`flow/design.v`:
```
module mux #(parameter N = 32)(
    input  wire [N-1:0] a,
    input  wire [N-1:0] b,
    input  wire sel,
    output reg  [N-1:0] y
);
    always @(*) begin
        y = sel ? b : a;
    end
endmodule
module Extender(
    input  [23:0] Instr,
    input  [1:0]  ImmSrc,
    output reg [31:0] ExtImm
);
    always @(*) begin
        case (ImmSrc)
            2'b00: ExtImm = {24'b0, Instr[7:0]};
            2'b01: ExtImm = {20'b0, Instr[11:0]};
            2'b10: ExtImm = {{6{Instr[23]}}, Instr, 2'b00};
            default: ExtImm = 32'b0;
        endcase
    end
endmodule
module alu (
    input  [31:0] A,   
    input  [31:0] B,    
    input  [1:0]  ALUControl,
    output reg  [31:0] Result,
    output reg         N,     
    output reg         Z,     
    output reg         C,     
    output reg         V      
);
     reg [32:0] temp;
  always @(*) begin
   temp = 33'd0;
   case( ALUControl)
    2'b00: begin
     temp = {1'b0, A} + {1'b0, B};
     Result = A+B;
    end
    2'b01: begin
     temp = {1'b0, A} - {1'b0, B};
     Result = A-B;
    end
    2'b10: begin
     Result = A & B;
    end
    2'b11: begin
     Result = A | B;
    end
   endcase
    C = ~ALUControl[1] & temp[32];
    V =  ~(A[31]^B[31]^ALUControl[0]) & (A[31]^Result[31])&~ALUControl[1];
    N =  Result[31];
    Z = (Result==0);
  end
endmodule
module Register_file(
    input         clk,
    input         WE3,           
    input  [3:0]  A1,            
    input  [3:0]  A2,            
    input  [3:0]  A3,            
    input  [31:0] R15,           
    input  [31:0] WD3,           
    output [31:0] RD1,           
    output [31:0] RD2            
);
    reg [31:0] rf[0:15];
    integer i;
    assign RD1 = (A1 == 4'd15) ? R15 : rf[A1];
    assign RD2 = (A2 == 4'd15) ? R15 : rf[A2];
    always @(posedge clk) begin
        if (WE3 && (A3 != 4'd15)) begin
            rf[A3] <= WD3;
        end
    end
endmodule
module Datapath(
    input         clk,
    input         reset,
    input         PCSrc,
    input         MemtoReg,
    input         MemWrite,
    input         ALUSrc,
    input  [1:0]  ALUControl,
    input  [1:0]  ImmSrc,
    input         RegWrite,
    input  [1:0]  RegSrc,
    input  [31:0] Instr,
    input  [31:0] ReadData,
    output [31:0] PC,
    output [31:0] ALUResult,
    output [31:0] WriteData,
    output [31:0] SrcA,
    output [31:0] SrcB,
    output [31:0] ExtImm,
    output [31:0] RD1,
    output [31:0] RD2,
    output        N,
    output        Z,
    output        C,
    output        V
);
    wire [31:0] PCNext, PCPlus4, PCPlus8;
    wire [31:0] Result;
    wire [31:0] RD;
    wire [3:0] RA1, RA2;
    reg [31:0] PCReg;
    assign PC = PCReg;
    always @(posedge clk or posedge reset) begin
        if(reset) PCReg<=0;
        else PCReg <= PCNext;
    end
    assign PCPlus4 = PC + 32'd4;
    assign PCPlus8 = PC + 32'd8;
    assign RD = Instr;
    mux #(.N(4)) muxA (
        .a(RD[19:16]),
        .b(4'b1111),
        .sel(RegSrc[0]),
        .y(RA1)
    );
    mux #(.N(4)) muxB (
        .a(RD[3:0]),
        .b(RD[15:12]),
        .sel(RegSrc[1]),
        .y(RA2)
    );
    Register_file rf (
        .clk(clk),
        .WE3(RegWrite),
        .A1(RA1),
        .A2(RA2),
        .A3(RD[15:12]),
        .R15(PCPlus8),
        .WD3(Result),
        .RD1(RD1),
        .RD2(RD2)
    );
    assign SrcA = RD1;
    assign WriteData = RD2;
    Extender ext (
        .Instr(RD[23:0]),
        .ImmSrc(ImmSrc),
        .ExtImm(ExtImm)
    );
    mux #(.N(32)) muxSrcB (
        .a(RD2),
        .b(ExtImm),
        .sel(ALUSrc),
        .y(SrcB)
    );
    alu ALU_inst (
        .A(SrcA),
        .B(SrcB),
        .ALUControl(ALUControl),
        .Result(ALUResult),
        .N(N),
        .Z(Z),
        .C(C),
        .V(V)
    );
    mux #(.N(32)) muxResult (
        .a(ALUResult),
        .b(ReadData),
        .sel(MemtoReg),
        .y(Result)
    );
    mux #(.N(32)) muxPC (
        .a(PCPlus4),
        .b(Result),
        .sel(PCSrc),
        .y(PCNext)
    );
endmodule
module Condition_Check(
  input  [3:0] Cond,
  input        N, Z, C, V,
  output reg   CondEx
);
  always @(*) begin
    case(Cond)
      4'b0000: CondEx = Z;                     
      4'b0001: CondEx = ~Z;                    
      4'b0010: CondEx = C;                     
      4'b0011: CondEx = ~C;                    
      4'b0100: CondEx = N;                     
      4'b0101: CondEx = ~N;                    
      4'b0110: CondEx = V;                     
      4'b0111: CondEx = ~V;                    
      4'b1000: CondEx = C & ~Z;                
      4'b1001: CondEx = (~C) | Z;              
      4'b1010: CondEx = ~(N ^ V);              
      4'b1011: CondEx =  (N ^ V);              
      4'b1100: CondEx = (~Z) & ~(N ^ V);       
      4'b1101: CondEx = Z | (N ^ V);           
      4'b1110: CondEx = 1'b1;                  
      default: CondEx = 1'bx;
    endcase
  end
endmodule
module Decoder (
    input  [1:0] Op,
    input  [5:0] Funct,
    input  [3:0] Rd,
    output [1:0] FlagW,
    output       PCS,
    output       RegW,
    output       MemW,
    output       MemtoReg,
    output       ALUSrc,
    output [1:0] ImmSrc,
    output [1:0] RegSrc,
    output [1:0] ALUControl
);
    reg  [9:0] controls;
    reg  [1:0] FlagW_r;
    reg  [1:0] ALUControl_r;
    wire Branch;
    wire ALUOp;
    assign FlagW      = FlagW_r;
    assign ALUControl = ALUControl_r;
    always @(*) begin
        case (Op)
            2'b00: begin
                if (Funct[5])        
                    controls = 10'b0000101001;
                else                 
                    controls = 10'b0000001001;
            end
            2'b01: begin
                if (Funct[0])        
                    controls = 10'b0001111000;
                else                 
                    controls = 10'b1001110100;
            end
            2'b10: begin
                controls = 10'b0110100010;
            end
            default: begin
                controls = 10'b0000000000;
            end
        endcase
    end
    assign { RegSrc,
             ImmSrc,
             ALUSrc,
             MemtoReg,
             RegW,
             MemW,
             Branch,
             ALUOp } = controls;
    always @(*) begin
        if (ALUOp) begin
            case (Funct[4:1])
                4'b0100: ALUControl_r = 2'b00;  
                4'b0010: ALUControl_r = 2'b01;  
                4'b0000: ALUControl_r = 2'b10;  
                4'b1100: ALUControl_r = 2'b11;  
                default: ALUControl_r = 2'b00;
            endcase
            FlagW_r[1] = Funct[0];
            FlagW_r[0] = Funct[0] &
                        ((ALUControl_r == 2'b00) |
                         (ALUControl_r == 2'b01));
        end
        else begin
            ALUControl_r = 2'b00;
            FlagW_r      = 2'b00;
        end
    end
    assign PCS = ((Rd == 4'b1111) & RegW) | Branch;
endmodule
module Control_Unit(
   input clk,
   input reset,
   input [3:0]Rd,
   input  [1:0] Op,
   input  [5:0] Funct,
   input  [3:0] Cond,
   input  N, Z, C, V,
   output         PCSrc,
   output         MemtoReg,
   output         MemWrite,
   output  [1:0]  ALUControl,
   output  [1:0]  ImmSrc,
   output         RegWrite,
   output         ALUSrc,
   output  [1:0]  RegSrc
    );
    wire PCS;
    wire RegW;
    wire MemW;
    wire CondEx;
    wire [1:0] FlagW;
    wire [1:0] FlagWrite;
    reg N_reg, Z_reg, C_reg, V_reg;
    assign FlagWrite = FlagW & {CondEx, CondEx};
   assign PCSrc = PCS & CondEx;
   assign RegWrite = RegW & CondEx;
   assign MemWrite = MemW & CondEx;
    always @(posedge clk or posedge reset) begin
    if (reset) begin
        N_reg <= 1'b0;
        Z_reg <= 1'b0;
        C_reg <= 1'b0;
        V_reg <= 1'b0;
    end else begin
        if (FlagWrite[1]) begin
            N_reg <= N;
            Z_reg <= Z;
        end
        if (FlagWrite[0]) begin
            C_reg <= C;
            V_reg <= V;
        end
    end
end
    Decoder decoder(
        .Rd(Rd),
        .Op(Op),
        .Funct(Funct),
        .PCS(PCS),
        .RegW(RegW),
        .MemW(MemW),
        .MemtoReg(MemtoReg),
        .ALUSrc(ALUSrc),
        .ImmSrc(ImmSrc),
        .RegSrc(RegSrc),
        .ALUControl(ALUControl),
        .FlagW(FlagW)
    );
    Condition_Check cond_check(
        .Cond(Cond),
        .N(N_reg), .Z(Z_reg), .C(C_reg), .V(V_reg),
        .CondEx(CondEx)
    );
endmodule
module top (
    input         clk,
    input         reset,
    output [31:0] PC,
    input  [31:0] Instr,
    output        MemWrite,
    output [31:0] DataAdr,
    output [31:0] WriteData,
    input  [31:0] ReadData
);
    wire        PCSrc;
    wire        MemtoReg;
    wire [1:0]  ALUControl;
    wire [1:0]  ImmSrc;
    wire        RegWrite;
    wire        ALUSrc;
    wire [1:0]  RegSrc;
    wire [31:0] ALUResult;
    wire [31:0] SrcA, SrcB, ExtImm;
    wire [31:0] RD1, RD2;
    wire N, Z, C, V;
    assign DataAdr = ALUResult;
    wire [3:0]  Cond;
    wire [1:0]  Op;
    wire [5:0]  Funct;
    wire [3:0]  Rd;
    Datapath datapath_inst (
        .clk(clk),
        .reset(reset),
        .PCSrc(PCSrc),
        .MemtoReg(MemtoReg),
        .MemWrite(MemWrite),
        .ALUSrc(ALUSrc),
        .ALUControl(ALUControl),
        .ImmSrc(ImmSrc),
        .RegWrite(RegWrite),
        .RegSrc(RegSrc),
        .Instr(Instr),
        .N(N), .Z(Z), .C(C), .V(V),
        .PC(PC),
        .ALUResult(ALUResult),
        .WriteData(WriteData),
        .ReadData(ReadData),
        .SrcA(SrcA),
        .SrcB(SrcB),
        .ExtImm(ExtImm),
        .RD1(RD1),
        .RD2(RD2)
    );
    assign Cond  = Instr[31:28];
    assign Op    = Instr[27:26];
    assign Funct = { Instr[25], Instr[24:21], Instr[20] };  
    assign Rd    = Instr[15:12];
    Control_Unit control_inst (
        .clk(clk),
        .reset(reset),
        .Rd(Rd),
        .Op(Op),
        .Funct(Funct),
        .Cond(Cond),
        .N(N), .Z(Z), .C(C), .V(V),
        .PCSrc(PCSrc),
        .MemtoReg(MemtoReg),
        .MemWrite(MemWrite),
        .ALUControl(ALUControl),
        .ImmSrc(ImmSrc),
        .RegWrite(RegWrite),
        .ALUSrc(ALUSrc),
        .RegSrc(RegSrc)
    );
endmodule
```
`flow/run.sh`:
```
#!/bin/bash
# the make line also repeats each setting of config.mk as NAME=value (left out here)
make -C /OpenROAD-flow-scripts/flow DESIGN_CONFIG=/design/flow/config.mk WORK_HOME=/design/flow/orfs CLKGATE_MAP_FILE= finish
```
`flow/config.mk`:
```
export PLATFORM = sky130hd
export DESIGN_NAME = top
export DESIGN_NICKNAME = top
export VERILOG_FILES = /design/flow/design.v
export SDC_FILE = /design/flow/constraint.sdc
export NUM_CORES = 4
export LEC_CHECK = 0
export ABC_AREA = 0
export CAP_MARGIN = 30
export CELL_PAD_IN_SITES_GLOBAL_PLACEMENT = 3
export CORE_MARGIN = 4
export CORE_UTILIZATION = 37
export CTS_CLUSTER_DIAMETER = 60
export GPL_TIMING_DRIVEN = 0
export PLACE_DENSITY_LB_ADDON = 0.18
export SLEW_MARGIN = 20
```
`flow/constraint.sdc`:
```
create_clock -name core_clock -period 15.9 [get_ports {clk}]
set_input_delay 3.1800 -clock core_clock [delete_from_list [all_inputs] [get_ports {clk}]]
set_output_delay 3.1800 -clock core_clock [all_outputs]
set_load 0.01 [all_outputs]
```
==> notes.md, run 1 <==
The flow run is done. The final layout contains 3605 nets. Sorting the synthesized cells by how often they occur yields 505 x sky130_fd_sc_hd__edfxtp_1, 327 x sky130_fd_sc_hd__nand2_1, 266 x sky130_fd_sc_hd__mux2i_1. At the pin with the least slew margin, the transition time is 1.14 ns.

The critical path starts at Instr[27]. Setup violation total in the final timing report landed at 1. The internal power of the cells totals 0.00355 W. STA lists the startpoint of the worst register-to-register path as datapath_inst.PCReg[3]. Number of buffers and inverters on the critical path landed at 7. Proportion of register bits with asynchronous set or reset after synthesis landed at 6.65%. For this design the ratio of total power to cell area is 145 mW/mm². Setup repair after global routing left no endpoint under its margin. Per report_power, the Sequential row totals 0.00205 W.

The critical path ends at DataAdr[28]. Detailed placement finished with a half-perimeter wire length of 160000 µm. Filler cell count landed at approximately 8.5k. The worst hold path was traced through 2 stages. Floorplan die height landed at 312 µm. Maximum number of pins on one net before global-route repair landed at 30. Per the synthesis report, the single largest cell type by area occupies 44.4% of cell area. Yosys shows that the main logic family after synthesis is AND-OR/OR-AND gates. Looking at the hold checks, the worst path lands on control_inst.V_reg.

Looking at area per cell type in the netlist, the leader is sky130_fd_sc_hd__edfxtp_1. For reference, XOR and XNOR gates occupy 3.05% of the area reported after synthesis. The share of total power dissipated in the clock network is between 20% and 30%.

Via total after detailed routing landed at 33.2k. Area share of fa/ha/maj cells after synthesis landed at around 2.1%. Switching component of the power landed at 0.00245 W. The layout checks failed on setup timing. Part of the total power dissipated in sequential elements landed at approximately a third. For reference, simple AND, OR, NAND and NOR cells occupy 11.5% of the area reported after synthesis.

The highest supply drop recorded on VDD is 0.0894 mV. Per the STA report, the cell with the highest stage delay on the worst path is sky130_fd_sc_hd__mux2i_1. Post-detailed-route via-to-cell ratio landed at between 6 and 7. Post-synthesis cell area landed at 0.0342 mm². For the worst setup path, the data required time is 12.72 ns. Ranked by power, first place goes to combinational logic. For reference, the post-synthesis area per instance comes to 11.0 µm².

Total tool warning count landed at 34. Maximum buffer depth of the clock tree landed at 3. The buffer_ports step reported a buffer count of between 150 and 200.

Global router's overall resource usage landed at 42.5%. After the first detailed-routing iteration, the DRC count stood at 5446. Proportion of power drawn by combinational gates landed at 40.1%. Horizontal die size landed at 312 µm. Counting every sink on the clock net gives 541. The detail route stage leaves a number of antenna-violating nets equal to 0. Number of buffers added to fix hold violations after cts landed at 0. Per the final timing report, the hold violations number 0. The worst setup path is of the in2out kind.

Summed over the clock group, the power is 0.00155 W. The number of global-route vias before repair came to ~32k. The DRC violation total left in the routed layout is recorded as 0. As reported, the later end of the worst-skew pair has a clock insertion delay of 0.65 ns.

Worst max-slew margin expressed relative to the limit landed at about 23%. Number of standard cells reported by yosys landed at between 3k and 4k. The script computed the net switching share of total power as 40.8%. Synthesis warning total landed at 9. Per the post-CTS timing run, clock transition at the registers of the reported paths is 0.05 ns.

During I/O placement, the number of pins put on the boundary was 163. The die covers approximately 0.1 mm². The number of clock buffers added by TritonCTS is 71. Max fanout on the critical path was recorded as 10. In the final layout, the multi-input gates occupy 0.0172 mm².

In this design, the largest share of critical-path delay is due to AND-OR/OR-AND gates. STA classifies the critical path endpoint as a primary output. Per the synthesis report, the number of distinct cell types is 98. The synthesized instance count is 3120.

For the completed layout, the total cell area is recorded as 0.0415 mm². After its last routability iteration, the placer logged a weighted congestion of ~1.0. The worst path uses 100% of the clock period. Number of max-slew violations in the final report landed at 0.

Final critical path time including I/O delays and setup landed at 15.94 ns. The report counts max-capacitance violations totalling 0. In the final layout, flip-flops and latches occupy 0.0161 mm². Based on the critical path, the design can be clocked at up to 0.0627 GHz. The clock tree synthesis step divided the H-tree into 3 levels. The post-placement cell area is 0.0391 mm².

At the worst endpoint, the arrival time is around 13 ns. Minimum hold slack landed at 0.549 ns. The commonest register cell is sky130_fd_sc_hd__edfxtp_1. Initial antenna violation count landed at 17. The final timing report lists clock skew as around 0.024 ns. Initial cell density of the core landed at 37.3%.

TritonCTS built the clock tree. Setup slack on the critical path of the routed design comes to -0.0385 ns. The detailed router reported a total wirelength of 214000 µm. First-pass GRT wire length landed at 282000 µm. Setup slack on the worst reg-to-reg path comes out at ~6.5 ns. Sequential fraction of the synthesis area landed at 47.0%. The worst setup path is launched from an input pin. Leakage power summed over all cells landed at 14.8 nW.

Final sum of negative setup slack landed at -0.0385 ns. In this run the clock root is driven by a sky130_fd_sc_hd__clkbuf_16. Relative to the synthesized area, the layout overhead comes to 21.4%. Power consumed by combinational cells landed at approximately 0.0024 W. Complex-gate fraction of the synthesized area landed at 16.8%.

Portion of netlist area occupied by mux cells landed at 15.6%. Post-detailed-route wirelength per cell landed at 45.0 µm. Count of flip-flops with a built-in enable after synthesis landed at 505. Yosys reported a register bit count of 541. For this run the aggregate overflow at the end of global routing stands at 0.

Ranked by total cell area, the synthesized netlist is headed by sky130_fd_sc_hd__edfxtp_1 44%, sky130_fd_sc_hd__mux2i_1 7.8%, sky130_fd_sc_hd__mux4_2 4.8%. Area of the core landed at 0.0917 mm². Worst-case setup slack after placement landed at -0.982 ns. The flow ran to the end, but the layout failed its checks.

Delay of the slowest critical-path stage landed at 0.73 ns. Chip area in the Yosys report landed at 0.0342 mm². Count of cell instances traversed by the critical path landed at 28. The path class of the tightest hold or removal check is reg2reg. The startpoint identified for the worst hold timing path is control_inst.V_reg. Before antenna repair, the detailed router went through 6 iterations. In this run the critical register-to-register path is captured at control_inst.Z_reg. Yosys instantiated no cell more often than sky130_fd_sc_hd__edfxtp_1.

Row count landed at 111. Depth of the worst register-to-register path landed at 25.
-- layer usage --
metal / global-route usage, % / share of wire [%] / vias up / routed length (µm)
met5: 0 / 0.029 / - / 61
li1: - / - / 13000 / -
met3: 16.3 / 14 / 735 / 30700
met4: 27.8 / 8.0 / 8 / 17100
met2: 61.2 / 41 / 2951 / 88000
met1: 53.2 / 36 / 16600 / 77900
-- through the flow --
stage,power [W],cells,util [%]
finish,0.00600,4747,45.3
global route,0.00613,4736,45.2
CTS,0.00590,4727,45.1
detailed placement,0.00436,4596,42.6
global placement,0.00428,4482,40.7
floorplan,0.00311,3144,-
-- layout make-up --
class	count	area share, %
Clock inverter	43	0.763
Sequential cell	541	38.7
Clock buffer	87	4.50
Inverter	53	0.479
Buffer	251	2.95
Tap cell	1186	3.58
Multi-Input combinational cell	2293	41.5
Timing Repair Buffer	282	7.50
Antenna cell	11	0.0663
-- repair_timing --
item                                    CTS  global route
pin swaps                                 2             0
setup buffers                             5             0
gates resized                            24            10
endpoints found under the setup margin   14             4
==> run 2: changes to the inputs <==
ABC_AREA = unset   (was 0)
CAP_MARGIN = 20   (was 30)
CELL_PAD_IN_SITES_GLOBAL_PLACEMENT = unset   (was 3)
CORE_MARGIN = 2   (was 4)
CORE_UTILIZATION = 68   (was 37)
CTS_CLUSTER_DIAMETER = 200   (was 60)
CTS_CLUSTER_SIZE = 36   (was unset)
GPL_TIMING_DRIVEN = unset   (was 0)
MAX_ROUTING_LAYER = met4   (was unset)
PLACE_DENSITY_LB_ADDON = unset   (was 0.18)
SETUP_SLACK_MARGIN = 1.64   (was unset)
clock period = 5.63 ns   (was 15.9 ns; I/O delays follow)
==> run 2 against run 1 <==
Effect of this change:
- the run now fails in global routing
- synthesized cell count unchanged
- synthesized area did not move
- die size shrank 46%
==> notes.md, run 2 <==
Implementation results. The parity-gate share of the synthesized area counting xor and xnor cells was 3.05% (unchanged). Of all cell types, the one taking the most synthesized area is sky130_fd_sc_hd__edfxtp_1. After synthesis, the largest family of logic cells by area is AND-OR/OR-AND gates. Total CTS buffers landed at 19 (-73%).

The maximum buffer depth of the clock tree was 3 (unchanged). The tool reported: "[ERROR GRT-0116] Global routing finished with congestion. Check the congestion regions in the DRC Viewer". The main area contributors are sky130_fd_sc_hd__edfxtp_1 44%, sky130_fd_sc_hd__mux2i_1 7.8%, sky130_fd_sc_hd__mux4_2 4.8%.

Number of buffers added to fix hold violations after cts landed at 0 (unchanged). The complex-gate fraction of the synthesized area came to 16.8% (unchanged). The area share of fa/ha/maj cells after synthesis was 2.09% (unchanged). Sorting the synthesized cells by how often they occur yields 505 x sky130_fd_sc_hd__edfxtp_1, 327 x sky130_fd_sc_hd__nand2_1, 266 x sky130_fd_sc_hd__mux2i_1.

Global routing finished with a remaining overflow of 18. Global router's overall resource usage landed at between 80% and 90%. Row count landed at 82 (-26%). The post-synthesis cell area was 0.0342 mm² (unchanged). Number of standard cells reported by yosys landed at 3120 (unchanged).

The tree is rooted in a sky130_fd_sc_hd__clkbuf_16. The half-perimeter wire length of the detailed placement result was 120000 µm (-25%). The number of primary I/O pins came to 163 (unchanged). The cell count after synthesis was 3120 (unchanged).

The simple logic cell fraction of the synthesized area is 11.5% (unchanged). Initial cell density of the core landed at 68.6% (+31 points). The total instance count after detailed placement came to 4708 (+2.4%). The floorplan die height is 228 µm (-27%).

Chip area in the Yosys report landed at 0.0342 mm² (unchanged). Placer's final routability congestion estimate landed at 1.26 (+25%). Count of flip-flops with a built-in enable after synthesis landed at 505 (unchanged). Number of distinct library cells after synthesis landed at 98 (unchanged). The run stopped with a tool error.

In the post-synthesis netlist, the cell with the most instances is sky130_fd_sc_hd__edfxtp_1. The area of the core is 0.0499 mm² (-46%). The total die area was 0.0521 mm² (-46%). The portion of netlist area occupied by mux cells was 15.6% (unchanged).

The sequential fraction of the synthesis area is 47.0% (unchanged). The register bit count reported by yosys came to 541 (unchanged). The synthesis report names the predominant flop master as sky130_fd_sc_hd__edfxtp_1.

Deepest level of the CTS H-tree landed at 1 (-2). The share of Yosys cell area claimed by the top area cell type came to 44.4% (unchanged). Sink count of the clock tree landed at 541 (unchanged).

The horizontal die size came to 228 µm (-27%). Synthesized area per cell landed at 11.0 µm² (unchanged). The flow stopped in global routing. The proportion of register bits with asynchronous set or reset after synthesis is 6.65% (unchanged). The synthesis warning total was 9 (unchanged).

Tally of buffers added on design ports landed at 162 (+6.6%).
## run 2: routing by layer
metal	GRT overflow	track usage (%)
met1	0	80.6
met2	5	93.1
met3	5	65.6
met4	8	74.9
met5	-	-
## run 2: repair_timing
action | in CTS
pin swaps | 106
gates resized | 340
endpoints found under the hold margin | 0
endpoints found under the setup margin | 848
cloned | 3
buffers inserted | 74
## run 2: metrics by stage
stage	hold slack, ns	power, W	worst slack (ns)	cell area, µm²	setup TNS, ns
2_1_floorplan	0.492	0.00895	-1.89	34600	-347.02
3_3_place_gp	0.528	0.0133	-3.04	44400	-904.98
3_5_place_dp	0.541	0.0136	-3.41	44400	-1061.69
4_1_cts	0.573	0.0160	-1.99	46400	-314.96
==> run 3: changes to the inputs <==
CORE_UTILIZATION = 72   (was 68)
CTS_CLUSTER_DIAMETER = 374   (was 200)
CTS_CLUSTER_SIZE = 98   (was 36)
MAX_ROUTING_LAYER = unset   (was met4)
PLACE_DENSITY = 0.6   (was unset)
SETUP_SLACK_MARGIN = -0.61   (was 1.64)
clock period = 8.04 ns   (was 5.63 ns; I/O delays follow)
==> run 3 against run 2 <==
Effect of this change:
- the flow again stops in global routing
- synthesized area is the same
- die size shrank 5.5%
- synthesized cell count is the same
==> notes.md, run 3 <==
Implementation results. Chip area in the Yosys report landed at 0.0342 mm² (unchanged). The sequential fraction of the synthesis area was 47.0% (unchanged). The maximum buffer depth of the clock tree is 3 (unchanged). Parity-gate share of the synthesized area counting xor and xnor cells landed at 3.05% (unchanged). Worst-case setup slack after placement landed at -2.07 ns (+1.34 ns). The placer's final routability congestion estimate is 1.21 (-3.8%). The run stopped with a tool error. The cell count after synthesis came to 3120 (unchanged).

The simple logic cell fraction of the synthesized area was 11.5% (unchanged). The synthesis warning total is 9 (unchanged). The count of flip-flops with a built-in enable after synthesis was 505 (unchanged). The total overflow left after global routing is 26. The area of the core was 0.0468 mm² (-6.2%). Number of buffers added to fix hold violations after cts landed at 0 (unchanged). The main area contributors are sky130_fd_sc_hd__edfxtp_1 44%, sky130_fd_sc_hd__mux2i_1 7.8%, sky130_fd_sc_hd__mux4_2 4.8%. Area share of fa/ha/maj cells after synthesis landed at 2.09% (unchanged). The run ended at global routing. Looking at area per cell type in the netlist, the leader is sky130_fd_sc_hd__edfxtp_1. The synthesis run identifies the leading combinational cell family as AND-OR/OR-AND gates. Horizontal die size landed at 222 µm (-2.8%). Total CTS buffers landed at 9 (-10). The synthesized area per cell was 11.0 µm² (unchanged).

Half-perimeter wire length of the detailed placement result landed at 112000 µm (-6.4%). The portion of netlist area occupied by mux cells was 15.6% (unchanged). The deepest level of the CTS H-tree is 1 (unchanged).

The synthesis run shows the most used standard cells to be 505 x sky130_fd_sc_hd__edfxtp_1, 327 x sky130_fd_sc_hd__nand2_1, 266 x sky130_fd_sc_hd__mux2i_1. In the global route stage, overall resource usage came out at 78.9%. The tool reported: "[ERROR GRT-0232] Routing congestion too high. Check the congestion heatmap in the GUI".

The number of standard cells reported by yosys came to 3120 (unchanged). Share of Yosys cell area claimed by the top area cell type landed at 44.4% (unchanged). Sink count of the clock tree landed at 541 (unchanged). The tally of buffers added on design ports came to 162 (unchanged). Post-synthesis cell area landed at 0.0342 mm² (unchanged).

Yosys instantiated no cell more often than sky130_fd_sc_hd__edfxtp_1. Complex-gate fraction of the synthesized area landed at 16.8% (unchanged). The total instance count after detailed placement was 4327 (-8.1%). For this run, the leading register cell type out of synthesis is sky130_fd_sc_hd__edfxtp_1.

Row count landed at 79 (-3.7%). The root buffer cell chosen for the clock tree is sky130_fd_sc_hd__clkbuf_16. Number of distinct library cells after synthesis landed at 98 (unchanged). The initial cell density of the core was 73.1% (+4.6 points).

Total placed instance area landed at 0.0414 mm² (-6.8%). Floorplan die height landed at 222 µm (-2.8%). Number of primary I/O pins landed at 163 (unchanged).

The total die area came to 0.0492 mm² (-5.5%). The register bit count reported by yosys was 541 (unchanged). Proportion of register bits with asynchronous set or reset after synthesis landed at 6.65% (unchanged).
run 3: what timing repair did:
| item | in CTS |
|---|---|
| setup buffers | 34 |
| pin swaps | 41 |
| cloned | 1 |
| endpoints found under the setup margin | 27 |
| resized | 158 |
run 3: per-stage QoR:
stage          util [%]  hold slack, ns
4_1_cts            90.4           0.608
2_1_floorplan         -           0.492
3_5_place_dp       88.5           0.554
3_3_place_gp       88.5           0.528
run 3: routing by layer:
metal | global-route usage, % | GRT overflow
met5 | 43.6 | 0
met4 | 74.5 | 12
met3 | 68.7 | 11
met2 | 91.6 | 3
met1 | 79.6 | 0
==> run 4: changes to the inputs <==
CORE_UTILIZATION = 61   (was 72)
CTS_CLUSTER_DIAMETER = unset   (was 374)
CTS_CLUSTER_SIZE = unset   (was 98)
MAX_ROUTING_LAYER = met4   (was unset)
SETUP_SLACK_MARGIN = 1.72   (was -0.61)
clock period = 5.84 ns   (was 8.04 ns; I/O delays follow)
==> run 4 against run 3 <==
Effect of this change:
- the flow again stops in global routing
- die size increased by 18%
- synthesized area unchanged
- synthesized cell count unchanged
==> notes.md, run 4 <==
Implementation results. The run stopped with a tool error. It got as far as global routing and failed there. Yosys shows that the main logic family after synthesis is AND-OR/OR-AND gates. The row count was 86 (+8.9%). Simple logic cell fraction of the synthesized area landed at 11.5% (unchanged).

The commonest cells after synthesis are 505 x sky130_fd_sc_hd__edfxtp_1, 327 x sky130_fd_sc_hd__nand2_1, 266 x sky130_fd_sc_hd__mux2i_1. The synthesized area per cell came to 11.0 µm² (unchanged). The sink count of the clock tree is 541 (unchanged). The maximum buffer depth of the clock tree came to 3 (unchanged). The synthesis warning total was 9 (unchanged). Chip area in the Yosys report landed at 0.0342 mm² (unchanged). Total placed instance area landed at 0.0444 mm² (+7.4%). Number of buffers added to fix hold violations after cts landed at 0 (unchanged).

The proportion of register bits with asynchronous set or reset after synthesis came to 6.65% (unchanged). The parity-gate share of the synthesized area counting xor and xnor cells came to 3.05% (unchanged). The half-perimeter wire length of the detailed placement result came to 119000 µm (+6.4%). Horizontal die size landed at 241 µm (+8.5%). Per the synth stats, the flop cell with the highest instance count is sky130_fd_sc_hd__edfxtp_1. Post-synthesis cell area landed at 0.0342 mm² (unchanged). Area of the core landed at 0.0552 mm² (+18%). The area share of fa/ha/maj cells after synthesis is 2.09% (unchanged). The placer's final routability congestion estimate came to 1.17 (-3.6%). The portion of netlist area occupied by mux cells came to 15.6% (unchanged). The sequential fraction of the synthesis area came to 47.0% (unchanged).

The count of flip-flops with a built-in enable after synthesis came to 505 (unchanged). Number of primary I/O pins landed at 163 (unchanged). Floorplan die height landed at 241 µm (+8.5%). Share of Yosys cell area claimed by the top area cell type landed at 44.4% (unchanged).

The total die area came to 0.0579 mm² (+18%). The number of distinct library cells after synthesis is 98 (unchanged). The tally of buffers added on design ports is 162 (unchanged). Register bit count reported by yosys landed at 541 (unchanged). Initial cell density of the core landed at 61.9% (-11 points). The deepest level of the CTS H-tree was 2 (+1). The cell count after synthesis came to 3120 (unchanged). The total CTS buffers came to 59 (+50). The number of standard cells reported by yosys is 3120 (unchanged).

Looking at the clock tree report, the root buffer type is sky130_fd_sc_hd__clkbuf_16. Complex-gate fraction of the synthesized area landed at 16.8% (unchanged). The synthesized design spends more area on one cell type than any other, namely sky130_fd_sc_hd__edfxtp_1. The most frequently used library cell after synthesis is sky130_fd_sc_hd__edfxtp_1. Yosys attributes the largest share of cell area to sky130_fd_sc_hd__edfxtp_1 44%, sky130_fd_sc_hd__mux2i_1 7.8%, sky130_fd_sc_hd__mux4_2 4.8%.
==> run 4: repair_timing <==
action | CTS
endpoints found under the setup margin | 791
cloned | 4
resized | 298
pin swaps | 95
buffers inserted | 69
==> run 4: per-stage QoR <==
stage / setup slack (ns) / cells / setup TNS (ns) / power [W]
after detailed placement: -3.19 / 4797 / -993.21 / 0.0132
after CTS: -1.89 / 4980 / -200.78 / 0.0174
after floorplan: -1.78 / 3144 / -286.44 / 0.00860
after global placement: -3.13 / 4797 / -912.83 / 0.0130
==> run 5: changes to the inputs <==
ABC_AREA = 1   (was unset)
CAP_MARGIN = 15   (was 20)
CELL_PAD_IN_SITES_GLOBAL_PLACEMENT = 3   (was unset)
CORE_ASPECT_RATIO = 1.02   (was unset)
CORE_MARGIN = 3   (was 2)
CORE_UTILIZATION = 40   (was 61)
CTS_CLUSTER_SIZE = 18   (was unset)
GPL_ROUTABILITY_DRIVEN = 1   (was unset)
HOLD_SLACK_MARGIN = 0.13   (was unset)
MAX_ROUTING_LAYER = unset   (was met4)
MIN_ROUTING_LAYER = met1   (was unset)
PLACE_DENSITY = 0.66   (was 0.6)
SETUP_SLACK_MARGIN = 3.74   (was 1.72)
SLEW_MARGIN = 15   (was 20)
clock period = 14.9 ns   (was 5.84 ns; I/O delays follow)
==> run 5 against run 4 <==
Effect of this change:
- now clean on timing, DRC and antenna
- synthesized area rose by 1.6%
- die size is 56% higher
- synthesized cell count up 44%
==> notes.md, run 5 <==
The flow run is done. The flow ran to the end and the layout has no timing, DRC or antenna violations. Post-detailed-route wirelength per cell landed at 27.9 µm. OpenSTA lists the critical path startpoint as Instr[26].

Count of TritonRoute iterations in the first routing pass landed at 6. The total CTS buffers came to 67 (+14%). The number of global-route vias before repair came to ~31k.

STA shows the worst reg2reg path with a cell count of 33. Area share of fa/ha/maj cells after synthesis landed at 1.68% (-0.41 points). The total die area is 0.0904 mm² (+56%).

Broken down by cell family, the worst path's largest delay share belongs to buffers and inverters. Summing over the stages, the warning tally comes to about 41. Clock-pin slew on the worst setup and hold paths landed at 0.07 ns. Area of the core landed at 0.0855 mm² (+55%).

The number of primary I/O pins was 163 (unchanged). The clock reaches the later pin of the worst-skew pair after 0.64 ns. The horizontal die size is 298 µm (+24%). For this run, the total global-route usage over all layers was measured as between 30% and 40%. The placer's final routability congestion estimate came to 0.978 (-16%). By area the synthesized netlist is led by sky130_fd_sc_hd__edfxtp_1 44%, sky130_fd_sc_hd__nand2_1 13%, sky130_fd_sc_hd__nand3_1 7.3%. The cell sitting at the root of the clock tree is a sky130_fd_sc_hd__clkbuf_16.

In this run the worst setup path terminates at DataAdr[12]. Share of Yosys cell area claimed by the top area cell type landed at 44.3% (-0.11 points). The synthesis run shows the most used standard cells to be 1180 x sky130_fd_sc_hd__nand2_1, 629 x sky130_fd_sc_hd__inv_1, 512 x sky130_fd_sc_hd__edfxtp_1. Net switching share of the total power landed at 39.4%.

Combinational cells consume a total of 0.00247 W. Count of nets after finishing landed at around 4.9k. Fill cells in the final layout number approximately 8.5k. For this block, the initial DRC count from the detailed router was approximately 3.8k.

STA lists the maximum fanout along the critical path as 51. Of the total power, the clock network draws 27.0%. Sequential logic power landed at 0.00207 W. Entering global routing, the biggest net connects 112 pins. The complex-gate fraction of the synthesized area came to 13.8% (-3.0 points). After detailed routing, the number of vias per cell comes to 5.66. The post-synthesis cell area is 0.0347 mm² (+1.6%). In the power breakdown, the biggest contributor is combinational logic. Transition time at the pin with the least slew margin landed at 1.09 ns. The worst setup path is of the in2out kind.

TritonCTS built the clock tree. Overall routed net length landed at about 170000 µm. Power density over the cells landed at 143 mW/mm². Among all cell types in the netlist, the one instantiated most often is sky130_fd_sc_hd__nand2_1. The worst setup path is launched from an input pin. Portion of netlist area occupied by mux cells landed at 0% (-16 points). The proportion of register bits with asynchronous set or reset after synthesis came to 6.57% (-0.085 points). The first global-routing pass estimated 234000 µm of wire. Per the run report, area growth between synthesis and finish was 25.5%. For hold timing, the worst endpoint is control_inst.V_reg.

The parity-gate share of the synthesized area counting xor and xnor cells came to 1.71% (-1.3 points). Combinational cells account for 39.7% of the total power. The half-perimeter wire length of the detailed placement result was 104000 µm (-13%).

On the final layout, the worst clock skew is 0.0477 ns. The floorplan die height came to 304 µm (+26%). According to the timing report, the data required time at the worst endpoint equals 11.92 ns. The synthesized design spends more area on one cell type than any other, namely sky130_fd_sc_hd__edfxtp_1. Per the post-run analysis, buffers plus inverters along the critical path come to 10.

Delay of the slowest critical-path stage landed at 0.48 ns. The cell count after synthesis is 4494 (+44%). The maximum buffer depth of the clock tree came to 3 (unchanged). The deepest level of the CTS H-tree was 3 (+1). The initial antenna violation count came to 8. In the final report, the number of hold violations comes to 0. Number of standard cells reported by yosys landed at 4494 (+44%). Final sum of negative setup slack landed at 0 ns. Internal power contribution landed at approximately 0.0038 W. Across the whole layout, storage elements account for 0.0163 mm². Looking at the reg2reg group, the worst path ends at datapath_inst.rf.rf[15][23]. For flop-to-flop paths, the worst setup slack is 8.11 ns. Ratio of final minimum period to clock period landed at 74.5%. STA lists the startpoint of the worst register-to-register path as datapath_inst.PCReg[3].

Final core utilization landed at between 50% and 60%. Summed over all layers, the global routing overflow is 0. Setup repair after global routing could not meet its margin everywhere. Checking max transition, the worst relative margin is between 20 and 30%. The startpoint identified for the worst hold timing path is control_inst.V_reg. The number of distinct library cells after synthesis came to 59 (-40%). The share of total power dissipated in sequential elements is 33.3%. Maximum VDD drop landed at 0.139 mV. The smallest clock period supported by the final layout is computed as 11.10 ns. On the critical path the data arrives at 8.12 ns. From the final report, the count of setup violators was given as 0. Derived from the worst setup path, the maximum achievable clock frequency is 0.0901 GHz. Count of flip-flops with a built-in enable after synthesis landed at 512 (+1.4%). Nets still carrying antenna violations after routing amount to 0. The synthesized area per cell came to 7.73 µm² (-29%). Hold path depth landed at 2. Simple logic cell fraction of the synthesized area landed at 25.4% (+14 points). Via total after detailed routing landed at 33.9k. In this run the maximum-capacitance check reported violations numbering 0. The commonest register cell is sky130_fd_sc_hd__edfxtp_1.

Sequential fraction of the synthesis area landed at 46.8% (-0.15 points). Row count landed at 108 (+26%). The initial cell density of the core was 40.6% (-21 points). Pins over their slew limit in the final report were tallied at 0. Count of cell instances traversed by the critical path landed at 26.

Summed over all cells, the static leakage comes to 18.7 nW. Chip area in the Yosys report landed at 0.0347 mm² (+1.6%). The slowest stage of the critical path is the sky130_fd_sc_hd__clkdlybuf4s50_1 cell. The flow reports power dissipated in the clock network as ~0.0017 W.

Tally of buffers added on design ports landed at 162 (unchanged). Sink count of the clock tree landed at 548 (+1.3%). Register bit count reported by yosys landed at 548 (+1.3%). Grouping non-sequential cells by family puts the most area in simple AND/OR/NAND/NOR gates. The worst setup path is captured at a primary output. Count of unresolved DRC violations after routing landed at 0.

Minimum hold slack landed at 0.592 ns. Switching component of the power landed at about 0.0025 W. The multi-input combinational cells in the finished layout cover a total of between 0.015 and 0.02 mm². The synthesis warning total came to 9 (unchanged). The tightest min-delay check is of the reg2reg type.
## run 5: area by class of cell
type / count / area share, %
antenna: 1 / 0.00574
tap: 1155 / 3.32
multi-input combinational: 3104 / 38.1
timing repair buffer: 421 / 10.4
inverter: 647 / 5.70
sequential: 548 / 37.3
clock inverter: 39 / 1.19
clock buffer: 79 / 3.97
## run 5: through the flow
stage / power, W / worst slack, ns / cells / instance area, µm²
floorplan: 0.00314 / 4.92 / 4525 / 34900
global placement: 0.00422 / 1.55 / 5707 / 37800
detailed placement: 0.00421 / 1.53 / 5707 / 37800
CTS: 0.00610 / 3.71 / 5946 / 42600
global route: 0.00647 / 3.56 / 5993 / 43600
finish: 0.00623 / 3.80 / 5994 / 43600
## run 5: metal layers
metal,part of all wire (%),GRT usage [%],vias up
met3,8.6,6.04,340
met2,44,55.5,1640
met4,5.9,17.0,0
met5,0,0,-
met1,41,48.7,16400
li1,-,-,15500
## run 5: timing repair
action                                  in CTS  in global routing
gates cloned                                26                  7
gates resized                              324                151
buffers inserted                            95                 40
hold buffers                                 0                  0
endpoints found under the setup margin      31                 27
pin swaps                                   69                 70
==> run 6: changes to the inputs <==
ABC_AREA = unset   (was 1)
CAP_MARGIN = 20   (was 15)
CELL_PAD_IN_SITES_GLOBAL_PLACEMENT = unset   (was 3)
CORE_ASPECT_RATIO = unset   (was 1.02)
CORE_MARGIN = 2   (was 3)
CTS_CLUSTER_SIZE = unset   (was 18)
GPL_ROUTABILITY_DRIVEN = unset   (was 1)
HOLD_SLACK_MARGIN = unset   (was 0.13)
MIN_ROUTING_LAYER = unset   (was met1)
PLACE_DENSITY = 0.6   (was 0.66)
SETUP_SLACK_MARGIN = 5   (was 3.74)
SLEW_MARGIN = 20   (was 15)
clock period = 7.49 ns   (was 14.9 ns; I/O delays follow)
==> run 6 against run 5 <==
Effect of this change:
- now fails the layout checks on setup timing
- total power increased by 130%
- sequential power grew 110%
- routed wire length up 0.16%
- synthesized area down 1.6%
- setup slack got worse by 4.8 ns
- global-route usage up 1.4 points
- cell area grew 9.1%
- critical endpoint is now DataAdr[29]
==> notes.md, run 6 <==
The flow run is done. Transition time at the pin with the least slew margin landed at 1.17 ns (+0.0792 ns). Register bit count reported by yosys landed at 541 (-1.3%). Overall routed net length landed at 168000 µm (+0.16%). Count of nets left with antenna violations after detail routing landed at 0 (unchanged). The register cell area after layout is 0.0161 mm² (-1.3%). The cell count after synthesis was 3120 (-31%). Among all cell types in the netlist, the one instantiated most often is sky130_fd_sc_hd__edfxtp_1. The maximum VDD drop came to 0.296 mV (+110%). Switching component of the power landed at 0.00535 W (+120%). Depth of the worst register-to-register path landed at 44 (+33%). The number of DRC violations after detailed-routing iteration 0 was 4463 (+16%). Ratio of final minimum period to clock period landed at 114% (+39 points).

The proportion of register bits with asynchronous set or reset after synthesis is 6.65% (+0.085 points). The chip area in the Yosys report came to 0.0342 mm² (-1.6%). The tree is rooted in a sky130_fd_sc_hd__clkbuf_16. Hold path depth landed at 2 (unchanged).

The initial antenna violation count came to 8 (unchanged). The leakage power summed over all cells came to 18.3 nW (-2.4%). Worst max-slew margin expressed relative to the limit landed at 21.9% (-5.1 points). Timing would allow up to approximately 0.12 GHz. Final critical path time including I/O delays and setup landed at around 8.5 ns.

The dominant power group in this design is combinational logic. The clock tree skew after final layout was 0.0486 ns (+0.000938 ns). The total placed instance area is 0.0434 mm² (+15%).

The floorplan die height is 296 µm (-2.4%). The part of the total power dissipated in sequential elements came to 29.6% (-3.7 points). The internal power contribution is 0.00916 W (+140%). The synthesis warning total was 9 (unchanged).

The deepest level of the CTS H-tree was 2 (-1). The worst hold path terminates at control_inst.V_reg.

The most critical setup path has its endpoint at DataAdr[29]. The complex-gate fraction of the synthesized area was 16.8% (+3.0 points). The minimum setup slack among reg-to-reg paths is 0.22 ns (-7.89 ns). Number of distinct library cells after synthesis landed at 98 (+66%). The most critical setup path has its startpoint at Instr[27].

Combined area of the multi-input logic cells landed at 0.0184 mm² (+11%). Total CTS buffers landed at 58 (-13%). The synthesized area per cell is 11.0 µm² (+42%). The report lists the violated layout checks as setup timing. The summed area of non-filler cells in the final layout was 0.0476 mm² (+9.1%). The tally of buffers added on design ports is 162 (unchanged). Among all flip-flop cells after synthesis, the most frequent one is sky130_fd_sc_hd__edfxtp_1. The sink count of the clock tree is 541 (-1.3%). Number of standard cells reported by yosys landed at 3120 (-31%).

Worst endpoint data arrival time landed at 7.00 ns (-1.12 ns). Sequential fraction of the synthesis area landed at 47.0% (+0.15 points). Post-synthesis cell area landed at 0.0342 mm² (-1.6%). STA reports the tightest min-delay check as being of type reg2reg. Horizontal die size landed at 296 µm (-0.50%).

The count of cell instances traversed by the critical path came to 31 (+19%). The delay of the slowest critical-path stage was 0.45 ns (-0.03 ns). Setup violation total in the final timing report landed at 61 (+61).

Clock-pin slew on the worst setup and hold paths landed at 0.07 ns (about the same). The reported clock group power came to 0.00311 W (+84%). The area of the core was 0.0849 mm² (-0.77%).

STA lists the startpoint of the worst hold path as control_inst.V_reg. The kind of cell with the highest combined delay along the critical path is AND-OR/OR-AND gates. Count of TritonRoute iterations in the first routing pass landed at 6 (unchanged). The number of primary I/O pins was 163 (unchanged). Parity-gate share of the synthesized area counting xor and xnor cells landed at 3.05% (+1.3 points). Total design power landed at 0.0145 W (+130%). Of all cell types, the one taking the most synthesized area is sky130_fd_sc_hd__edfxtp_1. Half-perimeter wire length of the detailed placement result landed at 122000 µm (+18%). The total instance count after detailed placement came to 4970 (-13%). Setup repair after global routing could not meet its margin everywhere. The required time of the critical path is 5.99 ns (-5.93 ns). TritonCTS built the clock tree. First-pass GRT wire length landed at 231000 µm (-1.0%). The simple logic cell fraction of the synthesized area came to 11.5% (-14 points).

The flow ran to the end, but the layout failed its checks. STA classifies the critical path endpoint as a primary output. Post-route worst setup slack landed at -1.01 ns (-4.81 ns). The total grt overflow was 0 (unchanged). Per the timing report, the most critical flop-to-flop path originates at datapath_inst.PCReg[3].

The global router's overall resource usage came to 37.1% (+1.4 points). Number of global-route vias before repair landed at 31.7k (+0.91%). Number of failing hold endpoints at the final stage landed at 0 (unchanged).

The maximum number of pins on one net before global-route repair came to 61 (-46%). The net switching share of the total power came to 36.9% (-2.6 points). The post-detailed-route via-to-cell ratio came to 6.44 (+14%).

Looking at the critical path, the single cell with the biggest stage delay is sky130_fd_sc_hd__or3b_4. The maximum fanout count along the critical path is 7 (-86%). The portion of netlist area occupied by mux cells is 15.6% (+16 points). The count of flip-flops with a built-in enable after synthesis came to 505 (-1.4%). Number of max-slew violations in the final report landed at 0 (unchanged). The count of maximum capacitance violations is 0 (unchanged). Sequential logic power landed at 0.00429 W (+110%). The worst register-to-register path ends at datapath_inst.rf.rf[14][24]. Row count landed at 107 (-0.93%). The power consumed by combinational cells was 0.00711 W (+190%). Proportion of power drawn by combinational gates landed at 49.0% (+9.3 points). Number of buffers and inverters on the critical path landed at 9 (-1). The total tool warning count came to 37 (-9.8%).

The post-detailed-route wirelength per cell was 32.3 µm (+16%). Placer's final routability congestion estimate landed at 1.02 (+3.9%). Count of unresolved DRC violations after routing landed at 0 (unchanged). Grouping non-sequential cells by family puts the most area in AND-OR/OR-AND gates. The initial cell density of the core was 40.3% (-0.34 points). The final cell count without fillers came to 5185 (-13%).

Power density over the cells landed at 305 mW/mm² (+110%). The maximum buffer depth of the clock tree is 3 (unchanged). Clock insertion delay at the later pin of the skew report landed at 0.67 ns (+0.03 ns).

The share of Yosys cell area claimed by the top area cell type came to 44.4% (+0.11 points). Per the run report, area growth between synthesis and finish was 39.1%. The filler cell count came to 7312 (-14%). In the post-synthesis netlist, the biggest area contributors are sky130_fd_sc_hd__edfxtp_1 44%, sky130_fd_sc_hd__mux2i_1 7.8%, sky130_fd_sc_hd__mux4_2 4.8%.

STA classifies the critical path startpoint as an input pin. The total die area came to 0.0878 mm² (-2.9%). The commonest cells after synthesis are 505 x sky130_fd_sc_hd__edfxtp_1, 327 x sky130_fd_sc_hd__nand2_1, 266 x sky130_fd_sc_hd__mux2i_1. The count of nets after finishing was 4101 (-16%). The via total after detailed routing was 33.4k (-1.5%). The clock share of power came to 21.4% (-5.6 points). Area share of fa/ha/maj cells after synthesis landed at 2.09% (+0.41 points). The critical path is of the in2out type.
[run 6: repair_timing]
action	in CTS	in global routing
endpoints found under the setup margin	1118	1118
cloned	0	6
pin swaps	79	42
hold endpoints to repair	0	0
setup buffers	64	33
hold buffers	0	0
gates resized	288	183
[run 6: layout make-up]
type	count	share of cell area (%)
Clock buffer	69	3.25
Multi-Input combinational cell	2296	38.6
Inverter	53	0.445
Timing Repair Buffer	1039	19.8
Antenna cell	5	0.0263
Clock inverter	38	1.02
Tap cell	1144	3.01
Sequential cell	541	33.8
[run 6: routing by layer]
layer / global-route usage (%) / vias up / share of wire (%)
li1: - / 13900 / -
met1: 48.5 / 16300 / 37
met2: 55.7 / 2609 / 43
met3: 10.1 / 583 / 14
met4: 20.7 / 8 / 6.7
met5: 0 / - / 0.032
[run 6: stage by stage]
stage                     utilization (%)  TNS (ns)  worst slack (ns)  hold WS [ns]
after floorplan                         -     -7.15            -0.768         0.492
after detailed placement             51.1   -382.55             -2.42         0.542
after global placement               51.1   -343.62             -2.35         0.547
after global routing                 56.0    -43.38             -1.20         0.588
after CTS                            54.7    -26.85            -0.937         0.558
final                                56.0    -32.74             -1.01         0.560
==> run 7: changes to the inputs <==
CORE_UTILIZATION = 58   (was 40)
CTS_CLUSTER_SIZE = 59   (was unset)
HOLD_SLACK_MARGIN = -0.09   (was unset)
MAX_ROUTING_LAYER = met4   (was unset)
PLACE_DENSITY = unset   (was 0.6)
SETUP_SLACK_MARGIN = 0.94   (was 5)
clock period = 5.79 ns   (was 7.49 ns; I/O delays follow)
==> run 7 against run 6 <==
Effect of this change:
- the layout still fails its checks (setup timing)
- synthesized area unchanged
- routed wire length increased by 4.6%
- clock skew decreased by 0.022 ns
- worst hold slack improved by 0.016 ns
- critical path depth decreased by 1
- clock power increased by 19%
- largest cell class unchanged
- utilization increased by 27 points
- synthesized cell count unchanged
- final cell count decreased by 2.7%
==> notes.md, run 7 <==
The flow run is done. The flow ran to the end, but the layout failed its checks. In this run the layout check failures are setup timing. Hold path depth landed at 2 (unchanged). The count of TritonRoute iterations in the first routing pass came to 17 (+11). Synthesized area per cell landed at 11.0 µm² (unchanged). Count of nets after finishing landed at 4334 (+5.7%). The synthesis warning total is 9 (unchanged). The number of buffers and inverters on the critical path came to 10 (+1). The worst endpoint data arrival time was 6.92 ns (-0.08 ns). The first-pass GRT wire length is 245000 µm (+5.8%).

Final cell count without fillers landed at 5044 (-2.7%). Count of cell instances traversed by the critical path landed at 30 (-3.2%). The filler cell count was 3129 (-57%). The clock insertion delay at the later pin of the skew report is 0.66 ns (about the same).

Complex-gate fraction of the synthesized area landed at 16.8% (unchanged). The simple logic cell fraction of the synthesized area came to 11.5% (unchanged). The delay of the slowest critical-path stage is 0.55 ns (+0.10 ns). The clock share of power was 20.4% (-1.0 points). The area share of fa/ha/maj cells after synthesis is 2.09% (unchanged).

The power density over the cells came to 375 mW/mm² (+23%). Worst max-slew margin expressed relative to the limit landed at 29.7% (+7.8 points). Via total after detailed routing landed at 37.7k (+13%). Initial antenna violation count landed at 11 (+3).

The combined area of the multi-input logic cells is 0.0185 mm² (+0.45%). Total die area landed at 0.0609 mm² (-31%). The number of max-slew violations in the final report was 0 (unchanged).

STA lists the startpoint of the worst hold path as control_inst.Z_reg. The post-detailed-route wirelength per cell was 34.8 µm (+7.6%). Deepest level of the CTS H-tree landed at 2 (unchanged). The min-delay analysis places its worst path in the category reg2reg. Maximum number of pins on one net before global-route repair landed at 44 (-28%). The sink count of the clock tree came to 541 (unchanged). The synthesized design spends more area on one cell type than any other, namely sky130_fd_sc_hd__edfxtp_1.

The floorplan die height was 247 µm (-17%). The post-route worst setup slack is -2.28 ns (-1.27 ns). The half-perimeter wire length of the detailed placement result was 121000 µm (-0.57%). The number of failing hold endpoints at the final stage was 0 (unchanged). Switching component of the power landed at 0.00682 W (+27%). Cell count after synthesis landed at 3120 (unchanged).

STA classifies the critical path endpoint as a primary output. For this run, the top clock speed supported by timing is roughly 0.12 GHz. The ratio of final minimum period to clock period came to 139% (+26 points). The main area contributors are sky130_fd_sc_hd__edfxtp_1 44%, sky130_fd_sc_hd__mux2i_1 7.8%, sky130_fd_sc_hd__mux4_2 4.8%.

Sequential logic power landed at 0.00546 W (+27%). Setup repair after global routing could not meet its margin everywhere. Portion of netlist area occupied by mux cells landed at 15.6% (unchanged).

The worst setup path is of the in2out kind. Total grt overflow landed at 0 (unchanged). Post-detailed-route via-to-cell ratio landed at 7.47 (+16%).

Number of standard cells reported by yosys landed at 3120 (unchanged). Clock tree skew after final layout landed at 0.0266 ns (-0.0221 ns). Area of the core landed at 0.0580 mm² (-32%).

The timing report shows the most common cell along the critical path to be sky130_fd_sc_hd__buf_4. After layout, the minimum clock period comes to around 8 ns. STA lists the startpoint of the worst register-to-register path as datapath_inst.PCReg[3]. The count of maximum capacitance violations is 0 (unchanged).

The number of DRC violations after detailed-routing iteration 0 was 7480 (+68%). The power consumed by combinational cells is 0.00899 W (+26%). CTS placed an instance of sky130_fd_sc_hd__clkbuf_16 at the clock tree root.

TritonCTS built the clock tree. Clock-pin slew on the worst setup and hold paths landed at 0.07 ns (about the same). The setup violation total in the final timing report is 513 (+740%).

Depth of the worst register-to-register path landed at 28 (-36%). Sorting the synthesized cells by how often they occur yields 505 x sky130_fd_sc_hd__edfxtp_1, 327 x sky130_fd_sc_hd__nand2_1, 266 x sky130_fd_sc_hd__mux2i_1. STA classifies the critical path startpoint as an input pin.

The register cell area after layout came to 0.0161 mm² (unchanged). The reported clock group power was 0.00370 W (+19%). The maximum VDD drop was 0.475 mV (+61%).

Horizontal die size landed at 247 µm (-17%). Minimum setup slack among reg-to-reg paths landed at -0.98 ns (-1.20 ns). The global router's overall resource usage came to 58.0% (+21 points). Share of Yosys cell area claimed by the top area cell type landed at 44.4% (unchanged).

Placer's final routability congestion estimate landed at 1.17 (+15%). Number of buffers added to fix hold violations after cts landed at 0 (unchanged). The maximum buffer depth of the clock tree came to 3 (unchanged). Count of unresolved DRC violations after routing landed at 0 (unchanged). Post-synth the commonest register cell is sky130_fd_sc_hd__edfxtp_1. Number of primary I/O pins landed at 163 (unchanged).

The count of nets left with antenna violations after detail routing was 0 (unchanged). Per STA, the worst path accumulates the most delay in the family simple AND/OR/NAND/NOR gates. Parity-gate share of the synthesized area counting xor and xnor cells landed at 3.05% (unchanged).

The largest share of the power goes to combinational logic. Tracing the worst setup path back leads to its startpoint at Instr[27]. For this run the top cell type by instance count after synthesis was sky130_fd_sc_hd__edfxtp_1. The critical path's slowest stage uses the library cell sky130_fd_sc_hd__a211oi_2. Required time of the critical path landed at 4.63 ns (-1.36 ns). The number of distinct library cells after synthesis was 98 (unchanged). Proportion of power drawn by combinational gates landed at 49.5% (+0.5 points). The row count came to 88 (-18%). The initial cell density of the core was 58.9% (+19 points). Maximum fanout count along the critical path landed at 21 (+14). Register bit count reported by yosys landed at 541 (unchanged). The transition time at the pin with the least slew margin is 1.03 ns (-0.137 ns).

Post-synthesis cell area landed at 0.0342 mm² (unchanged). The capture point of the worst register-to-register path is recorded as control_inst.Z_reg. The total tool warning count was 40 (+8.1%).

OpenSTA lists the critical path endpoint as DataAdr[28]. The net switching share of the total power came to 37.6% (+0.72 points). The sequential fraction of the synthesis area came to 47.0% (unchanged).

Total CTS buffers landed at 55 (-5.2%). The endpoint of the worst hold path is reported as control_inst.Z_reg. The chip area in the Yosys report came to 0.0342 mm² (unchanged).

Leakage power summed over all cells landed at 19.3 nW (+5.5%). Internal power contribution landed at 0.0113 W (+24%). The final sum of negative setup slack came to -372.55 ns (-339.81 ns). After synthesis, the largest family of logic cells by area is AND-OR/OR-AND gates. The total instance count after detailed placement is 4822 (-3.0%).

The count of flip-flops with a built-in enable after synthesis was 505 (unchanged). The number of global-route vias before repair came to 36.2k (+14%). Tally of buffers added on design ports landed at 162 (unchanged). Overall routed net length landed at 175000 µm (+4.6%). Part of the total power dissipated in sequential elements landed at 30.1% (+0.5 points). Post-synthesis to final-layout area growth landed at 41.6%. Proportion of register bits with asynchronous set or reset after synthesis landed at 6.65% (unchanged).
run 7: layout make-up:
class,instances,share of cell area [%]
sequential,541,33.2
antenna,16,0.0827
multi-input combinational,2296,38.1
inverter,53,0.437
clock inverter,31,0.752
timing repair buffer,1275,22.5
clock buffer,67,2.94
tap,765,1.98
run 7: stage by stage:
| stage | setup slack (ns) | hold WS [ns] | area [µm²] | power [W] | util (%) |
|---|---|---|---|---|---|
| 4_1_cts | -1.98 | 0.572 | 47600 | 0.0172 | 82.1 |
| 2_1_floorplan | -1.79 | 0.492 | 34600 | 0.00870 | - |
| 5_1_grt | -2.33 | 0.633 | 48400 | 0.0184 | 83.4 |
| 3_5_place_dp | -3.40 | 0.558 | 44500 | 0.0133 | 76.6 |
| 3_3_place_gp | -3.25 | 0.528 | 44500 | 0.0132 | 76.6 |
| 6_report | -2.28 | 0.575 | 48400 | 0.0182 | 83.4 |
run 7: what timing repair did:
| item | CTS | global route |
|---|---|---|
| setup endpoints to repair | 605 | 588 |
| cloned | 4 | 2 |
| pin swaps | 97 | 78 |
| gates resized | 285 | 114 |
| hold endpoints to repair | 0 | 0 |
| setup buffers | 65 | 37 |
run 7: metal layers:
layer / global-route usage (%) / vias up / wire length [µm]
met5: - / - / 0
met4: 39.5 / 0 / 17900
met3: 29.5 / 1581 / 34900
met2: 77.5 / 4319 / 67800
met1: 67.4 / 17400 / 54800
li1: - / 14400 / -
==> run 8: changes to the inputs <==
CORE_UTILIZATION = 66   (was 58)
CTS_CLUSTER_SIZE = unset   (was 59)
HOLD_SLACK_MARGIN = unset   (was -0.09)
PLACE_DENSITY = 0.6   (was unset)
SETUP_SLACK_MARGIN = 0.2   (was 0.94)
clock period = 8.12 ns   (was 5.79 ns; I/O delays follow)
==> run 8 against run 7 <==
Effect of this change:
- synthesized area did not move
- synthesized cell count did not move
- die size fell by 12%
- the run now fails in global routing
==> notes.md, run 8 <==
Implementation results. Cell count after synthesis landed at 3120 (unchanged). For reference, the top cells by area after synthesis are sky130_fd_sc_hd__edfxtp_1 44%, sky130_fd_sc_hd__mux2i_1 7.8%, sky130_fd_sc_hd__mux4_2 4.8%. Progress stopped at global routing. Proportion of register bits with asynchronous set or reset after synthesis landed at 6.65% (unchanged). Tally of buffers added on design ports landed at 162 (unchanged). The total die area is 0.0536 mm² (-12%). The total CTS buffers is 55 (unchanged). The maximum buffer depth of the clock tree was 3 (unchanged). The tool reported: "[ERROR GRT-0232] Routing congestion too high. Check the congestion heatmap in the GUI". Yosys reports that the most numerous cell types are 505 x sky130_fd_sc_hd__edfxtp_1, 327 x sky130_fd_sc_hd__nand2_1, 266 x sky130_fd_sc_hd__mux2i_1. In this run the clock root is driven by a sky130_fd_sc_hd__clkbuf_16. Placer's final routability congestion estimate landed at 1.15 (-1.4%). Complex-gate fraction of the synthesized area landed at 16.8% (unchanged). The half-perimeter wire length of the detailed placement result is 113000 µm (-7.3%).

The chip area in the Yosys report came to 0.0342 mm² (unchanged). In the synthesized netlist, the dominant kind of combinational cell is AND-OR/OR-AND gates. The parity-gate share of the synthesized area counting xor and xnor cells was 3.05% (unchanged).

The simple logic cell fraction of the synthesized area came to 11.5% (unchanged). Recorded from the global router log, the overflow total was 9. The post-synthesis cell area came to 0.0342 mm² (unchanged). Deepest level of the CTS H-tree landed at 2 (unchanged). The sink count of the clock tree is 541 (unchanged). The number of standard cells reported by yosys is 3120 (unchanged). The initial cell density of the core is 66.6% (+7.7 points). Floorplan die height landed at 232 µm (-6.2%).

Number of primary I/O pins landed at 163 (unchanged). The number of buffers added to fix hold violations after cts is 0 (unchanged). The area of the core is 0.0513 mm² (-12%). Area share of fa/ha/maj cells after synthesis landed at 2.09% (unchanged). The share of Yosys cell area claimed by the top area cell type came to 44.4% (unchanged). Number of distinct library cells after synthesis landed at 98 (unchanged).

The count of flip-flops with a built-in enable after synthesis is 505 (unchanged). For this run, the leading register cell type out of synthesis is sky130_fd_sc_hd__edfxtp_1. The worst-case setup slack after placement came to -2.01 ns (+1.39 ns). In the global route stage, overall resource usage came out at 80.1%. Sequential fraction of the synthesis area landed at 47.0% (unchanged). The biggest area contributor in the post-synthesis netlist is sky130_fd_sc_hd__edfxtp_1. Synthesis warning total landed at 9 (unchanged). Portion of netlist area occupied by mux cells landed at 15.6% (unchanged). The most frequently used library cell after synthesis is sky130_fd_sc_hd__edfxtp_1. Register bit count reported by yosys landed at 541 (unchanged). The synthesized area per cell is 11.0 µm² (unchanged).

Row count landed at 83 (-5.7%). The run stopped with a tool error. Horizontal die size landed at 232 µm (-6.2%).
-- run 8: routing by layer --
metal	overflow	GRT usage, %
met5	-	-
met4	2	74.4
met3	3	66.4
met2	3	92.9
met1	1	80.2
-- run 8: timing repair --
action,CTS
buffers inserted,85
pin swaps,96
endpoints found under the setup margin,194
cloned,2
gates resized,329
-- run 8: through the flow --
stage,setup TNS [ns],instance area [µm²],instances
floorplan,-1.76,34500,3144
global placement,-105.50,41800,4424
detailed placement,-150.04,41800,4424
CTS,-8.18,45300,4614
==> run 9: changes to the inputs <==
ABC_AREA = 1   (was unset)
CELL_PAD_IN_SITES_GLOBAL_PLACEMENT = 2   (was unset)
CORE_ASPECT_RATIO = 0.89   (was unset)
CORE_UTILIZATION = 20   (was 66)
CTS_CLUSTER_SIZE = 15   (was unset)
GPL_ROUTABILITY_DRIVEN = 0   (was unset)
HOLD_SLACK_MARGIN = -0.07   (was unset)
MAX_ROUTING_LAYER = met5   (was met4)
PLACE_DENSITY = unset   (was 0.6)
SETUP_SLACK_MARGIN = 0.21   (was 0.2)
clock period = 8.95 ns   (was 8.12 ns; I/O delays follow)
==> run 9 against run 8 <==
Effect of this change:
- the run now finishes clean
- synthesized area increased by 1.6%
- synthesized cell count increased by 44%
- die size increased to 3.3 times the previous value
==> notes.md, run 9 <==
The flow run is done. The flow ran to the end and the layout has no timing, DRC or antenna violations. The total instance count after detailed placement was 7300 (+65%). TritonCTS built the clock tree. The number of distinct library cells after synthesis came to 59 (-40%). Count of flip-flops with a built-in enable after synthesis landed at 512 (+1.4%). The chip area in the Yosys report came to 0.0347 mm² (+1.6%). In this run the clock root is driven by a sky130_fd_sc_hd__clkbuf_16. Initial cell density of the core landed at 20.1% (-47 points). Complex-gate fraction of the synthesized area landed at 13.8% (-3.0 points). Sequential fraction of the synthesis area landed at 46.8% (-0.15 points). In the power breakdown, the biggest contributor is combinational logic. Sink count of the clock tree landed at 548 (+1.3%). The deepest level of the CTS H-tree is 3 (+1). The half-perimeter wire length of the detailed placement result was 128000 µm (+14%). Share of Yosys cell area claimed by the top area cell type landed at 44.3% (-0.11 points). The proportion of register bits with asynchronous set or reset after synthesis was 6.57% (-0.085 points). Final sum of negative setup slack landed at 0 ns.

Required time of the critical path landed at 7.16 ns. The most critical hold endpoint after final layout shows a slack of 0.563 ns. Entering global routing, the biggest net connects 54 pins. STA lists the startpoint of the worst register-to-register path as datapath_inst.PCReg[4].

Final cell count without fillers landed at 7500. OpenROAD reports that the post-layout worst path occupies 95.8% of the period. Global router's overall resource usage landed at 20.2%.

Per the synth stats, the flop cell with the highest instance count is sky130_fd_sc_hd__edfxtp_1. Looking at area per cell type in the netlist, the leader is sky130_fd_sc_hd__edfxtp_1. The routed layout reports a DRC error count of 0. Internal power contribution landed at 0.00653 W. Endpoints failing hold in the final report were tallied at 0.

Portion of netlist area occupied by mux cells landed at 0% (-16 points). The number of standard cells reported by yosys came to 4494 (+44%). Area share of fa/ha/maj cells after synthesis landed at 1.68% (-0.41 points).

The parity-gate share of the synthesized area counting xor and xnor cells was 1.71% (-1.3 points). Dividing total power by cell area gives a power density of 226 mW/mm². By area the synthesized netlist is led by sky130_fd_sc_hd__edfxtp_1 44%, sky130_fd_sc_hd__nand2_1 13%, sky130_fd_sc_hd__nand3_1 7.3%. Yosys shows that the main logic family after synthesis is simple AND/OR/NAND/NOR gates.

Area of the core landed at 0.173 mm² (+240%). In this run the static leakage power is 20.5 nW. Delay of the slowest critical-path stage landed at 0.33 ns. In this run the worst hold path is classified as reg2reg. Floorplan die height landed at 397 µm (+72%). The maximum buffer depth of the clock tree was 3 (unchanged).

Final critical path time including I/O delays and setup landed at 8.57 ns. The total CTS buffers was 66 (+20%). Net switching share of the total power landed at 39.1%. Looking at the power breakdown, the clock network takes 24.2% of the total. Number of buffers and inverters on the critical path landed at 13.

The synthesized area per cell came to 7.73 µm² (-29%). Setup repair after global routing could not meet its margin everywhere. Cell count after synthesis landed at 4494 (+44%). Number of buffers added to fix hold violations after cts landed at 0 (unchanged). Row count landed at 144 (+73%).

The number of primary I/O pins came to 163 (unchanged). Horizontal die size landed at 446 µm (+92%). Simple logic cell fraction of the synthesized area landed at 25.4% (+14 points). The total overflow left after global routing is 0. Yosys instantiated no cell more often than sky130_fd_sc_hd__nand2_1. Detailed routing placed a total of between 9000 and 10000 µm of wire on met3. Synthesis warning total landed at 9 (unchanged). Total die area landed at 0.177 mm² (+230%). For reference, the top cells by count after synthesis are 1180 x sky130_fd_sc_hd__nand2_1, 629 x sky130_fd_sc_hd__inv_1, 512 x sky130_fd_sc_hd__edfxtp_1. The register bit count reported by yosys came to 548 (+1.3%). The first global-routing pass estimated between 200000 and 300000 µm of wire.

STA lists the endpoint of the worst register-to-register path as control_inst.Z_reg. Tally of buffers added on design ports landed at 162 (unchanged). The initial antenna violation count came to 8. Post-synthesis cell area landed at 0.0347 mm² (+1.6%).

Post-synthesis to final-layout area growth landed at 36.7%. The report gives the cell count of the worst hold path as 2. The analysis attributes to net switching a power of 0.00419 W.
[run 9: what timing repair did]
| item | 4_1_cts | 5_1_grt |
|---|---|---|
| resized | 220 | 196 |
| setup endpoints to repair | 29 | 28 |
| pin swaps | 51 | 70 |
| setup buffers | 44 | 31 |
| gates cloned | 13 | 1 |
[run 9: final cells by class]
class / count / area [µm²] / share of cell area [%]
clock buffer: 79 / 1700 / 3.58
clock inverter: 32 / 235 / 0.495
inverter: 647 / 2450 / 5.16
multi-input combinational: 3097 / 16200 / 34.2
sequential: 548 / 16300 / 34.3
tap: 2263 / 2830 / 5.96
timing repair buffer: 834 / 7760 / 16.3
[run 9: routing by layer]
layer  track usage, %  vias to the layer above
li1                 -                    16300
met1             29.6                    17000
met2             31.5                     1056
met3             2.72                      178
met4             4.30                        0
met5                0                        -
[run 9: metrics by stage]
step / area (µm²) / worst slack [ns]
CTS: 46600 / 0.178
global placement: 43400 / -1.14
floorplan: 34900 / 1.35
finish: 47500 / 0.377
global route: 47500 / 0.0880
detailed placement: 43400 / -1.10
No activity file was given, so power comes from the tool's default toggle rates.
